Setup of run A:
## Cordic
module Cordic(clk,rst,phase_step,xin,yin,xout,yout);
parameter IN_WIDTH	= 16; 
parameter EXTRA_BITS	= 6; 
localparam WI			= IN_WIDTH;
localparam WXY			= IN_WIDTH+EXTRA_BITS; 
localparam STG			= WXY; 
input clk;
input rst; 
input signed  [31:0]    phase_step; 
input signed  [WI-1:0]  xin,yin;
output signed [WXY-1:0] xout,yout;
wire signed [31:0] atan_table [0:31];
                 assign atan_table[00] = 32'b0010_0000_0000_0000_0000_0000_0000_0000;
						assign atan_table[01] = 32'b0001_0010_1110_0100_0000_0101_0001_1110;
						assign atan_table[02] = 32'b0000_1001_1111_1011_0011_1000_0101_1011;
						assign atan_table[03] = 32'b0000_0101_0001_0001_0001_0001_1101_0100;
						assign atan_table[04] = 32'b0000_0010_1000_1011_0000_1101_0100_0011;
						assign atan_table[05] = 32'b0000_0001_0100_0101_1101_0111_1110_0001;
						assign atan_table[06] = 32'b0000_0000_1010_0010_1111_0110_0001_1110;
						assign atan_table[07] = 32'b0000_0000_0101_0001_0111_1100_0101_0101;
						assign atan_table[08] = 32'b0000_0000_0010_1000_1011_1110_0101_0011;
						assign atan_table[09] = 32'b0000_0000_0001_0100_0101_1111_0010_1111;
						assign atan_table[10] = 32'b0000_0000_0000_1010_0010_1111_1001_1000;
						assign atan_table[11] = 32'b0000_0000_0000_0101_0001_0111_1100_1100;
						assign atan_table[12] = 32'b0000_0000_0000_0010_1000_1011_1110_0110;
						assign atan_table[13] = 32'b0000_0000_0000_0001_0100_0101_1111_0011;
						assign atan_table[14] = 32'b0000_0000_0000_0000_1010_0010_1111_1010;
						assign atan_table[15] = 32'b0000_0000_0000_0000_0101_0001_0111_1101;
  ...
Size in the first run: ~13,000 cells after synthesis, ~1,600 flip-flops, ~110,000 sq um of cells after synthesis.
clock: 4.6 ns
lec_check: 0
abc_area: 0
cap_margin: 20
cell_pad_in_sites_global_placement: 3
core_aspect_ratio: 1.97
core_margin: 8
core_utilization: 15
cts_cluster_size: 79
gpl_timing_driven: 0
max_routing_layer: met5
min_routing_layer: met1
setup_slack_margin: 0.92
slew_margin: 40
tns_end_percent: 25
run.sh (not shown) runs the stock make flow with config.mk's settings and CLKGATE_MAP_FILE=.
Every stage of the flow completed for run A, and the final layout passed the timing, DRC and antenna checks.
For run B, these inputs were changed with respect to run A:
Settings: a change of CORE_ASPECT_RATIO from 1.97 to 0.95; a change of SETUP_SLACK_MARGIN from 0.92 to 0.65; a change of ABC_AREA from 0 to 1; a change of CELL_PAD_IN_SITES_GLOBAL_PLACEMENT from 3 to 1; a change of CORE_UTILIZATION from 15 to 24; a change of TNS_END_PERCENT from 25 to 35; a change of MAX_ROUTING_LAYER from met5 to met4.
==> results <==
In summary, run B completed successfully, with a layout that passed the timing, DRC and antenna checks.
Run B has clock period minus worst slack below what run A had.
Area after synthesis on run B is behind run A.
Run B vs run A: total number of vias up in run B
Non-clock buffer count, run B and run A: higher on run A
The setup slack of run B is larger than that of run A.
In run B the area added between synthesis and finish turned out 15 points lower than in run A.
Summary — worst relative slew slack, run B relative to run A: higher, by 15 points.
Run B: count of clock-buffer cells in the layout 19% below run A
Relative to run A, the area fraction of clock buffers and clock inverters of run B is lower by 0.54 points.
Here is what was changed in the inputs of run C compared with run B.
Settings: TNS_END_PERCENT no longer set, was 35; CELL_PAD_IN_SITES_GLOBAL_PLACEMENT no longer set, was 1; CORE_UTILIZATION now 30, was 24; SETUP_SLACK_MARGIN no longer set, was 0.65; CORE_MARGIN now 3, was 8; CORE_ASPECT_RATIO now 0.89, was 0.95; CTS_CLUSTER_SIZE no longer set, was 79; SLEW_MARGIN now 20, was 40; MIN_ROUTING_LAYER no longer set, was met1; ABC_AREA now 0, was 1; the clock period (ns, I/O delays scaled along) now 5.0, was 4.6.
==> comparison <==
- Run B has completed all stages; timing, DRC and antenna checks passed.
- Run C: flow completed, timing, DRC and antenna clean
- Diff run C and run B: critical path depth higher in run C
- Against run B, run C reports a portion of netlist area occupied by mux cells that is higher.
- On cell area after layout, run B loses to run C.
- Comparing run C and run B, the higher area growth from synthesis to layout is on run B.
- Compared with run B, run C shows a setup slack that is 0.66 ns lower.
[inputs] run D vs run C
Settings: a deleted MAX_ROUTING_LAYER that had been met4; a deleted ABC_AREA that had been 0; a deleted CORE_ASPECT_RATIO that had been 0.89; a deleted GPL_TIMING_DRIVEN that had been 0; a change of CORE_MARGIN from 3 to 2; a change of CORE_UTILIZATION from 30 to 70; a change of the clock period (ns, I/O delays scaled along) from 5.0 to 3.21.
[summary]
The flow ended early for run D: it failed with a tool error in global routing. Pre-CTS setup slack came out lower on run D than on run C. Run D: starting density of the core higher than run C. Compared to run C, run D was floorplanned on a smaller die.


== run 1 ==
Cordic again, from the RTL that the note above started with.
## Cordic
module Cordic(clk,rst,phase_step,xin,yin,xout,yout);
parameter IN_WIDTH	= 16; 
parameter EXTRA_BITS	= 6; 
localparam WI			= IN_WIDTH;
localparam WXY			= IN_WIDTH+EXTRA_BITS; 
localparam STG			= WXY; 
input clk;
input rst; 
input signed  [31:0]    phase_step; 
input signed  [WI-1:0]  xin,yin;
output signed [WXY-1:0] xout,yout;
wire signed [31:0] atan_table [0:31];
                 assign atan_table[00] = 32'b0010_0000_0000_0000_0000_0000_0000_0000;
						assign atan_table[01] = 32'b0001_0010_1110_0100_0000_0101_0001_1110;
						assign atan_table[02] = 32'b0000_1001_1111_1011_0011_1000_0101_1011;
						assign atan_table[03] = 32'b0000_0101_0001_0001_0001_0001_1101_0100;
						assign atan_table[04] = 32'b0000_0010_1000_1011_0000_1101_0100_0011;
						assign atan_table[05] = 32'b0000_0001_0100_0101_1101_0111_1110_0001;
						assign atan_table[06] = 32'b0000_0000_1010_0010_1111_0110_0001_1110;
						assign atan_table[07] = 32'b0000_0000_0101_0001_0111_1100_0101_0101;
						assign atan_table[08] = 32'b0000_0000_0010_1000_1011_1110_0101_0011;
						assign atan_table[09] = 32'b0000_0000_0001_0100_0101_1111_0010_1111;
						assign atan_table[10] = 32'b0000_0000_0000_1010_0010_1111_1001_1000;
						assign atan_table[11] = 32'b0000_0000_0000_0101_0001_0111_1100_1100;
						assign atan_table[12] = 32'b0000_0000_0000_0010_1000_1011_1110_0110;
						assign atan_table[13] = 32'b0000_0000_0000_0001_0100_0101_1111_0011;
						assign atan_table[14] = 32'b0000_0000_0000_0000_1010_0010_1111_1010;
						assign atan_table[15] = 32'b0000_0000_0000_0000_0101_0001_0111_1101;
						assign atan_table[16] = 32'b0000_0000_0000_0000_0010_1000_1011_1110;
						assign atan_table[17] = 32'b0000_0000_0000_0000_0001_0100_0101_1111;
						assign atan_table[18] = 32'b0000_0000_0000_0000_0000_1010_0011_0000;
						assign atan_table[19] = 32'b0000_0000_0000_0000_0000_0101_0001_1000;
						assign atan_table[20] = 32'b0000_0000_0000_0000_0000_0010_1000_1100;
						assign atan_table[21] = 32'b0000_0000_0000_0000_0000_0001_0100_0110;
						assign atan_table[22] = 32'b0000_0000_0000_0000_0000_0000_1010_0011;
						assign atan_table[23] = 32'b0000_0000_0000_0000_0000_0000_0101_0001;
  ...
make LEC_CHECK=0 CAP_MARGIN=20 CORE_MARGIN=2 CORE_UTILIZATION=58 SETUP_SLACK_MARGIN=0.91 SLEW_MARGIN=20 finish   # period 3.48 ns
Final checks on run 1, whose flow otherwise completed, came back failing, citing setup timing.
> inputs changed (run 1 -> run 2)
# run 1
export LEC_CHECK = 0
export CAP_MARGIN = 20
export CORE_MARGIN = 2
export CORE_UTILIZATION = 58
export SETUP_SLACK_MARGIN = 0.91
export SLEW_MARGIN = 20
create_clock -name core_clock -period 3.48 [get_ports {clk}]
# run 2
export LEC_CHECK = 0
export CAP_MARGIN = 20
export CORE_MARGIN = 2
export CORE_UTILIZATION = 40
export SLEW_MARGIN = 20
create_clock -name core_clock -period 5.0 [get_ports {clk}]
--- outcome ---
Out of run 1 and run 2, the only run to close with the timing, DRC and antenna checks passing was run 2.
Relative to run 1, average detailed-routed wire length per instance has decreased by about 18% in run 2.
Post-route standard cell area excluding fillers is higher on run 1
Placement row count (run 2 over run 1): increase, about 20%
| sequential share of layout area | lower: run 1 |
Initial antenna violation count, run 1 and run 2: lower on run 1
For number of buffers added by the clock tree synthesis step, dividing the value from run 1 by the value from run 2 gives 0.942.
The following lists how run 3 was set up differently from run 2:
# run 2
export LEC_CHECK = 0
export CAP_MARGIN = 20
export CORE_MARGIN = 2
export CORE_UTILIZATION = 40
export SLEW_MARGIN = 20
create_clock -name core_clock -period 5.0 [get_ports {clk}]
# run 3
export LEC_CHECK = 0
export CAP_MARGIN = 20
export CORE_MARGIN = 2
export CORE_UTILIZATION = 68
export SLEW_MARGIN = 20
create_clock -name core_clock -period 3.55 [get_ports {clk}]
Results
- Non-clock inverter instance count of the final layout: run 3 vs run 2 identical
- Run 3 vs run 2 on total number of vias: run 3 is the higher one.
- Run 3: flow complete, layout not clean; failing: setup timing
- Comparing run 2 against run 3, there is no change at all in clock sink count.
- Summary of the comparison: met3 usage in global routing is higher in run 3, relative to run 2.
- Taking run 2 as the reference, in run 3 clock latency at the later pin of the worst-skew pair shows a reduction of 0.05 ns; first-pass GRT wire length shows an increase of 50000 um.
- Taking run 2 as the reference point, the non-clock buffer count of run 3 rises by 695.
Modified inputs, run 4 compared to run 3
# run 3
export LEC_CHECK = 0
export CAP_MARGIN = 20
export CORE_MARGIN = 2
export CORE_UTILIZATION = 68
export SLEW_MARGIN = 20
create_clock -name core_clock -period 3.55 [get_ports {clk}]
# run 4
export LEC_CHECK = 0
export CAP_MARGIN = 15
export CORE_MARGIN = 2
export CORE_UTILIZATION = 72
export SETUP_SLACK_MARGIN = 0.4
export SLEW_MARGIN = 20
create_clock -name core_clock -period 3.55 [get_ports {clk}]
==> comparison <==
- Higher cell count after placement was reported by run 3, not run 4.
- Run 4: last weighted congestion value of the routability-driven placer 1.8% above run 3
- Run 4 never completed, since it errored out during 5_1_grt.
- As far as area after synthesis goes, run 3 and run 4 are indistinguishable; the numbers are identical.
- Comparing run 3 with run 4, the total number of H-tree levels came out essentially unchanged.
- Looking only at minimum setup slack after placement, and setting everything else aside, the higher value of run 4 and run 3 goes to run 4.
- Between run 4 and run 3, the core outline area is lower for run 4.
- Core utilization at floorplan: run 4 vs run 3 up 4.0 points
- Taking run 3 as the reference, in run 4 maximum number of buffers from clock root to sink was more or less identical; die width now sits lower.
- What run 3 reported for chip footprint has to be multiplied by 0.945 to get the figure for run 4.
- Between run 4 and run 3, the difference in placed instance area is negligible.
What run 5 does differently from run 4 at the input level:
# run 4
export LEC_CHECK = 0
export CAP_MARGIN = 15
export CORE_MARGIN = 2
export CORE_UTILIZATION = 72
export SETUP_SLACK_MARGIN = 0.4
export SLEW_MARGIN = 20
create_clock -name core_clock -period 3.55 [get_ports {clk}]
# run 5
export LEC_CHECK = 0
export CAP_MARGIN = 5
export CORE_MARGIN = 2
export CORE_UTILIZATION = 70
export SETUP_SLACK_MARGIN = 0.4
export SLEW_MARGIN = 20
create_clock -name core_clock -period 3.55 [get_ports {clk}]
Findings:
- 5_1_grt: run 5 exited with error
- From run 4 to run 5, sequential element share of the synthesized area did not move at all.
- Number of buffers inserted for hold repair after clock tree synthesis came out exactly the same in run 4 and run 5.
- There was hardly any difference in post-place instance area between run 5 and run 4.
- Run 5 vs. run 4: share of the core filled by cells before placement shrank by 2.0 points; total die size went up by about 2.8%; die width increased about 1.4%; number of placed cells counting well taps saw little to no change; synthesized cell count stayed essentially flat.
- From run 4 to run 5 the numbers moved as follows: number of setup buffers added after CTS went down, deepest clock path buffer count did not really move.


Setup of indigo:
The RTL this note starts from:
==> flow/design.v <==
`timescale 1ns / 100ps
module Cordic(clk,rst,phase_step,xin,yin,xout,yout);
parameter IN_WIDTH	= 16; 
parameter EXTRA_BITS	= 6; 
localparam WI			= IN_WIDTH;
localparam WXY			= IN_WIDTH+EXTRA_BITS; 
localparam STG			= WXY; 
input clk;
input rst; 
input signed  [31:0]    phase_step; 
input signed  [WI-1:0]  xin,yin;
output signed [WXY-1:0] xout,yout;
wire signed [31:0] atan_table [0:31];
                 assign atan_table[00] = 32'b0010_0000_0000_0000_0000_0000_0000_0000;
						assign atan_table[01] = 32'b0001_0010_1110_0100_0000_0101_0001_1110;
						assign atan_table[02] = 32'b0000_1001_1111_1011_0011_1000_0101_1011;
						assign atan_table[03] = 32'b0000_0101_0001_0001_0001_0001_1101_0100;
						assign atan_table[04] = 32'b0000_0010_1000_1011_0000_1101_0100_0011;
						assign atan_table[05] = 32'b0000_0001_0100_0101_1101_0111_1110_0001;
						assign atan_table[06] = 32'b0000_0000_1010_0010_1111_0110_0001_1110;
						assign atan_table[07] = 32'b0000_0000_0101_0001_0111_1100_0101_0101;
						assign atan_table[08] = 32'b0000_0000_0010_1000_1011_1110_0101_0011;
						assign atan_table[09] = 32'b0000_0000_0001_0100_0101_1111_0010_1111;
						assign atan_table[10] = 32'b0000_0000_0000_1010_0010_1111_1001_1000;
						assign atan_table[11] = 32'b0000_0000_0000_0101_0001_0111_1100_1100;
						assign atan_table[12] = 32'b0000_0000_0000_0010_1000_1011_1110_0110;
						assign atan_table[13] = 32'b0000_0000_0000_0001_0100_0101_1111_0011;
						assign atan_table[14] = 32'b0000_0000_0000_0000_1010_0010_1111_1010;
						assign atan_table[15] = 32'b0000_0000_0000_0000_0101_0001_0111_1101;
						assign atan_table[16] = 32'b0000_0000_0000_0000_0010_1000_1011_1110;
						assign atan_table[17] = 32'b0000_0000_0000_0000_0001_0100_0101_1111;
						assign atan_table[18] = 32'b0000_0000_0000_0000_0000_1010_0011_0000;
						assign atan_table[19] = 32'b0000_0000_0000_0000_0000_0101_0001_1000;
						assign atan_table[20] = 32'b0000_0000_0000_0000_0000_0010_1000_1100;
						assign atan_table[21] = 32'b0000_0000_0000_0000_0000_0001_0100_0110;
						assign atan_table[22] = 32'b0000_0000_0000_0000_0000_0000_1010_0011;
						assign atan_table[23] = 32'b0000_0000_0000_0000_0000_0000_0101_0001;
						assign atan_table[24] = 32'b0000_0000_0000_0000_0000_0000_0010_1001;
						assign atan_table[25] = 32'b0000_0000_0000_0000_0000_0000_0001_0100;
						assign atan_table[26] = 32'b0000_0000_0000_0000_0000_0000_0000_1010;
						assign atan_table[27] = 32'b0000_0000_0000_0000_0000_0000_0000_0101;
						assign atan_table[28] = 32'b0000_0000_0000_0000_0000_0000_0000_0011;
						assign atan_table[29] = 32'b0000_0000_0000_0000_0000_0000_0000_0010;
						assign atan_table[30] = 32'b0000_0000_0000_0000_0000_0000_0000_0001;
						assign atan_table[31] = 32'b0000_0000_0000_0000_0000_0000_0000_0000;
reg signed [WXY-1:0] X [0:STG-1];
reg signed [WXY-1:0] Y [0:STG-1];
reg signed [31:0]    Z [0:STG-1]; 
reg [31:0] phase_acc;
wire [1:0]  quadrant = phase_acc [31:30]; 
wire signed [WI-1:0] nxin,nyin;
assign nxin = -xin;
assign nyin = -yin;
always @(posedge clk)
	begin
		case(quadrant)
			2'b00,2'b11: 
				begin  
					X[0] <= {xin[WI-1],xin}<<{EXTRA_BITS-1};
					Y[0] <= {yin[WI-1],yin}<<{EXTRA_BITS-1};
					Z[0] <= phase_acc ;
				end
			2'b01:
				begin
					X[0] <= {nyin[WI-1],nyin}<<{EXTRA_BITS-1};
					Y[0] <= {xin[WI-1],xin}<<{EXTRA_BITS-1};
					Z[0] <= {2'b00,phase_acc[29:0]}; 
				end
			2'b10:
				begin
					X[0] <= {yin[WI-1],yin}<<{EXTRA_BITS-1};
					Y[0] <= {nxin[WI-1],nxin}<<{EXTRA_BITS-1};
					Z[0] <= {2'b11,phase_acc[29:0]};
				end
			default:;
		endcase
		if(rst) phase_acc<=32'd0; else phase_acc<=phase_acc+phase_step;
	end
genvar i;
generate
	for(i=0;i<(STG-1);i=i+1)
	begin:ITERATION
	wire z_sign;
	wire signed [WXY-1:0] x_shr,y_shr;
	assign x_shr=X[i]>>>i;
	assign y_shr=Y[i]>>>i;
	assign z_sign=Z[i][31];
	always @ (posedge clk)
			begin
				X[i+1] <= z_sign?(X[i]+y_shr):(X[i]-y_shr);
				Y[i+1] <= z_sign?(Y[i]-x_shr):(Y[i]+x_shr);
				Z[i+1] <= z_sign?(Z[i]+atan_table[i]):(Z[i]-atan_table[i]);
				end
	end
endgenerate
assign xout	=	X[STG-1];
assign yout	=	Y[STG-1];
endmodule
export LEC_CHECK = 0
export CAP_MARGIN = 0
export CORE_MARGIN = 2
export CORE_UTILIZATION = 70
export CTS_CLUSTER_DIAMETER = 42
export SETUP_SLACK_MARGIN = 1.07
export SLEW_MARGIN = 20
create_clock -name core_clock -period 3.75 [get_ports {clk}]
Completing all stages was not enough for indigo: its layout failed the final checks because of negative setup slack.
Relative to indigo, the following input files were edited for yarrow:
- SETUP_SLACK_MARGIN: 1.07 -> unset
- CTS_CLUSTER_DIAMETER: 42 -> unset
- CORE_UTILIZATION: 70 -> 45
- CAP_MARGIN: 0 -> 20
- the clock period (ns, I/O delays scaled along): 3.75 -> 4.28
## What came out
The flow did not stop early for yarrow: all stages ran, and the layout cleared the timing, DRC and antenna checks. Taking indigo as the reference, in yarrow minimum setup slack in the final design higher, routability-driven placement congestion ratio has decreased. Between yarrow and indigo, final-layout non-clock buffer area share is lower for yarrow, indigo comes in above that. Higher global-route usage goes to indigo over yarrow. yarrow against indigo: fraction of area in multi-input gates went down 0.31 points, final cell count went up 673, non-clock buffer count went down 418, final setup violation count went down 1, summed area of non-filler cells in the final layout went down about 7%.
--- input diff yarrow..fjord ---
- swapping 45 for 40 in CORE_UTILIZATION
Notes after the runs:
The lower initial antenna violation count of yarrow and fjord is in yarrow.
yarrow has lower share of the cycle needed by the critical path after routing than fjord.
Pin slew with the least headroom to its limit, yarrow and fjord: lower on fjord
Between yarrow and fjord, the fmax is higher for yarrow.
In fjord, the detail-routed via count per cell came out about 5.6% below the value in yarrow.
Reported for yarrow and fjord, synthesized cell count turned out identical to the last digit.
Final cell area excluding filler cells delta (yarrow -> fjord): insignificant
Final routed wire length divided by cell count came out lower on fjord than on yarrow.
> inputs changed (fjord -> pepper)
- CORE_UTILIZATION changed from 40 to 70
- CTS_CLUSTER_SIZE newly set to 33
- the clock period (ns, I/O delays scaled along) changed from 4.28 to 3.48
### Flow results
Clock-buffer cell count was higher in the run labelled fjord.
Comparing fjord and pepper, post-layout period usage of the worst path is higher on pepper.
From pepper to fjord, count of cell types in the netlist did not move at all.
On worst setup slack after layout, pepper does worse than fjord.
Finished, but not clean: pepper, with negative setup slack.
Timing startpoint of the critical path = X[3][4]: pepper; timing startpoint of the critical path = Y[11][11]: fjord
